## run A
## fp_adder_top
module fp_adder_top (
    input  logic        clk,
    input  logic        rst,
    input  logic        start,
    input  logic [31:0] operand_normalized_ieee_a,
    input  logic [31:0] operand_normalized_ieee_b,
    input  logic        op,
    output logic [31:0] final_sum,
    output logic        finish,
    output logic        zero,
    output logic        overflow,
    output logic        underflow
);
Size in the first run: about 4400 cells after synthesis, about 100 flip-flops.
clock: 60.9 ns
lec_check: 0
abc_area: 0
cap_margin: 25
cell_pad_in_sites_global_placement: 0
core_aspect_ratio: 0.5
core_margin: 2
core_utilization: 32
cts_cluster_diameter: 97
cts_cluster_size: 12
place_density: 0.42
slew_margin: 20
run.sh (not shown) runs the stock make flow with config.mk's settings and CLKGATE_MAP_FILE=.
Run A: no failed stages, no open violations at the end
Setup changes, run A to run B
==> flow/config.mk <==
export PLATFORM = sky130hd
export DESIGN_NAME = fp_adder_top
export DESIGN_NICKNAME = fp_adder_top
export VERILOG_FILES = /design/flow/design.v
export SDC_FILE = /design/flow/constraint.sdc
export NUM_CORES = 4
export LEC_CHECK = 0
export ABC_AREA = 0
export CAP_MARGIN = 20
export CELL_PAD_IN_SITES_GLOBAL_PLACEMENT = 1
export CORE_ASPECT_RATIO = 0.5
export CORE_MARGIN = 2
export CORE_UTILIZATION = 40
export CTS_CLUSTER_DIAMETER = 268
export CTS_CLUSTER_SIZE = 99
export SLEW_MARGIN = 0
==> flow/constraint.sdc <==
create_clock -name core_clock -period 40.0 [get_ports {clk}]
set_input_delay 8.0000 -clock core_clock [delete_from_list [all_inputs] [get_ports {clk}]]
set_output_delay 8.0000 -clock core_clock [all_outputs]
set_load 0.01 [all_outputs]
Notes after the runs:
Run A → run B: count of port buffers added during placement level, placement-stage cell area moved up.
## Diff of input files: run C against run B
==> flow/config.mk <==
export PLATFORM = sky130hd
export DESIGN_NAME = fp_adder_top
export DESIGN_NICKNAME = fp_adder_top
export VERILOG_FILES = /design/flow/design.v
export SDC_FILE = /design/flow/constraint.sdc
export NUM_CORES = 4
export LEC_CHECK = 0
export CAP_MARGIN = 20
export CORE_MARGIN = 2
export CORE_UTILIZATION = 58
export SLEW_MARGIN = 20
==> flow/constraint.sdc <==
create_clock -name core_clock -period 21.6 [get_ports {clk}]
set_input_delay 4.3200 -clock core_clock [delete_from_list [all_inputs] [get_ports {clk}]]
set_output_delay 4.3200 -clock core_clock [all_outputs]
set_load 0.01 [all_outputs]
Findings:
- In the metrics for run B and run C, the one carrying the lower overall die width is run C.
- Summary of run C over run B: detailed placement HPWL now sits higher, routability-driven placement congestion ratio up about 14%, number of I/O pins now sits at about the same level, die span in y now larger.
- The total placed cells including tap cells in run C is 1.2 times that in run B.
- Starting density of the core (lower): run B
- Run C -> run B: mux contribution to synthesized area delta 0, exact match
- Run C did not finish; a tool error ended it in 5_1_grt.
- Die area (higher): run B
Edits applied to the flow inputs when going from run C to run D:
-- flow/config.mk --
<<< run C, line 6
export NUM_CORES = 4
export LEC_CHECK = 0
export CAP_MARGIN = 20
export CORE_MARGIN = 2
export CORE_UTILIZATION = 58
export SLEW_MARGIN = 20
>>> run D, line 6
export NUM_CORES = 4
export LEC_CHECK = 0
export ABC_AREA = 1
export CAP_MARGIN = 20
export CORE_ASPECT_RATIO = 0.5
export CORE_MARGIN = 2
export CORE_UTILIZATION = 72
export CTS_CLUSTER_DIAMETER = 298
export CTS_CLUSTER_SIZE = 100
export SETUP_SLACK_MARGIN = 4.78
export SLEW_MARGIN = 20
==> flow/constraint.sdc <==
create_clock -name core_clock -period 15.9 [get_ports {clk}]
set_input_delay 3.1800 -clock core_clock [delete_from_list [all_inputs] [get_ports {clk}]]
set_output_delay 3.1800 -clock core_clock [all_outputs]
set_load 0.01 [all_outputs]
==> results <==
- Run D failed in 3_5_place_dp with DPL-0038.
- Run D vs. run C: summed standard-cell area reported by yosys down 12%, global placement routability congestion up about 10%, synthesized area down 12%.

* * *

Starting RTL as in the previous note.
==> flow/config.mk <==
export PLATFORM = sky130hd
export DESIGN_NAME = fp_adder_top
export DESIGN_NICKNAME = fp_adder_top
export VERILOG_FILES = /design/flow/design.v
export SDC_FILE = /design/flow/constraint.sdc
export NUM_CORES = 4
export LEC_CHECK = 0
export ABC_AREA = 1
export CAP_MARGIN = 20
export CELL_PAD_IN_SITES_GLOBAL_PLACEMENT = 2
export CORE_ASPECT_RATIO = 1.14
export CORE_MARGIN = 2
export CORE_UTILIZATION = 40
export CTS_CLUSTER_DIAMETER = 319
export GPL_ROUTABILITY_DRIVEN = 1
export GPL_TIMING_DRIVEN = 1
export HOLD_SLACK_MARGIN = 0.12
export MIN_ROUTING_LAYER = met1
export SETUP_SLACK_MARGIN = 4.79
export SLEW_MARGIN = 20
==> flow/constraint.sdc <==
create_clock -name core_clock -period 40.0 [get_ports {clk}]
set_input_delay 8.0000 -clock core_clock [delete_from_list [all_inputs] [get_ports {clk}]]
set_output_delay 8.0000 -clock core_clock [all_outputs]
set_load 0.01 [all_outputs]
Change:
- ABC_AREA: 1 -> not set
- CELL_PAD_IN_SITES_GLOBAL_PLACEMENT: 2 -> 3
- CORE_ASPECT_RATIO: 1.14 -> not set
- CTS_CLUSTER_DIAMETER: 319 -> 395
- CTS_CLUSTER_SIZE: not set -> 99
- GPL_ROUTABILITY_DRIVEN: 1 -> not set
- GPL_TIMING_DRIVEN: 1 -> not set
- HOLD_SLACK_MARGIN: 0.12 -> not set
- MIN_ROUTING_LAYER: met1 -> not set
- SETUP_SLACK_MARGIN: 4.79 -> not set
- SLEW_MARGIN: 20 -> 0
Sequential share of layout area went down by 0.97 points; area after synthesis increases by about 13%; synthesized cell count shrinks by about 16%; routed wire length came out higher by about 27%; flip-flop count stays the same; final area increases by about 17%.

* * *

## v15
Starting RTL as in the previous note.
==> flow/design.v (excerpt) <==
module fp_adder_top (
    input  logic        clk,
    input  logic        rst,
    input  logic        start,
    input  logic [31:0] operand_normalized_ieee_a,
    input  logic [31:0] operand_normalized_ieee_b,
    input  logic        op,
    output logic [31:0] final_sum,
    output logic        finish,
    output logic        zero,
    output logic        overflow,
    output logic        underflow
);
clock: 40.0 ns
lec_check: 0
abc_area: 1
cap_margin: 20
cell_pad_in_sites_global_placement: 2
core_aspect_ratio: 1.14
core_margin: 4
core_utilization: 40
cts_cluster_diameter: 319
cts_cluster_size: 10
gpl_routability_driven: 0
gpl_timing_driven: 1
hold_slack_margin: 0.12
min_routing_layer: met1
slew_margin: 30
tns_end_percent: 75
v15 went all the way through the flow, and no timing, DRC or antenna check failed.
Inputs modified between v15 and v1:
Settings: SLEW_MARGIN: 30 -> 20; CORE_MARGIN: 4 -> 2; CORE_ASPECT_RATIO: 1.14 -> unset; MAX_ROUTING_LAYER: unset -> met4; MIN_ROUTING_LAYER: met1 -> unset; CELL_PAD_IN_SITES_GLOBAL_PLACEMENT: 2 -> unset; GPL_TIMING_DRIVEN: 1 -> unset; SETUP_SLACK_MARGIN: unset -> -2.0; CTS_CLUSTER_DIAMETER: 319 -> 225; CTS_CLUSTER_SIZE: 10 -> 73; TNS_END_PERCENT: 75 -> unset; HOLD_SLACK_MARGIN: 0.12 -> unset; GPL_ROUTABILITY_DRIVEN: 0 -> unset; CORE_UTILIZATION: 40 -> 68; the clock period (ns, I/O delays scaled along): 40.0 -> 34.8.
--- outcome ---
Share of the final layout cell area in sequential cells of v1 is on par with v15.
v15 has lower count of routing violations after the opening detailed-route iteration than v1.
Relative to v1, the following input files were edited for v43:
Settings: CTS_CLUSTER_DIAMETER changed from 225 to 256; CAP_MARGIN changed from 20 to 25; CTS_CLUSTER_SIZE changed from 73 to 54; PLACE_DENSITY newly set to 0.65; CORE_UTILIZATION changed from 68 to 71; CELL_PAD_IN_SITES_GLOBAL_PLACEMENT newly set to 0; SETUP_SLACK_MARGIN removed (was -2.0); the clock period (ns, I/O delays scaled along) changed from 34.8 to 31.2.
Results
- Delta (v43 minus v1): shortest clock period the worst path allows after layout went down, worst setup margin went down, synthesis-to-layout area growth went up.
- Against v1, final instance count without filler cells in v43 rose slightly.
- v43 and v1 ended up with nearly the same setup skew after layout.
diff inputs: v43 => v2
Settings: removing MAX_ROUTING_LAYER (formerly met4); changing CTS_CLUSTER_DIAMETER from 256 to 94; changing CTS_CLUSTER_SIZE from 54 to 13; changing CAP_MARGIN from 25 to 40; changing PLACE_DENSITY from 0.65 to 0.41; changing CORE_UTILIZATION from 71 to 72; setting SETUP_SLACK_MARGIN to 3.15 for the first time; setting GPL_ROUTABILITY_DRIVEN to 0 for the first time; changing the clock period (ns, I/O delays scaled along) from 31.2 to 22.8.
==> results <==
The flow ran to completion for all of v2 and v43 but v2, which stopped partway. Status(v2) = ERROR, stage = detailed placement. Compared with v43, in v2 synthesized cell count did not really move, height of the die went down about 0.7%, share of synthesized registers carrying an async set or reset flat. From v2 to v43, tally of unique sky130hd cells used after synthesis did not move at all. Of v2 and v43, it is v2 that has the lower area of the core region. The die used by v2 is smaller than the one used by v43.
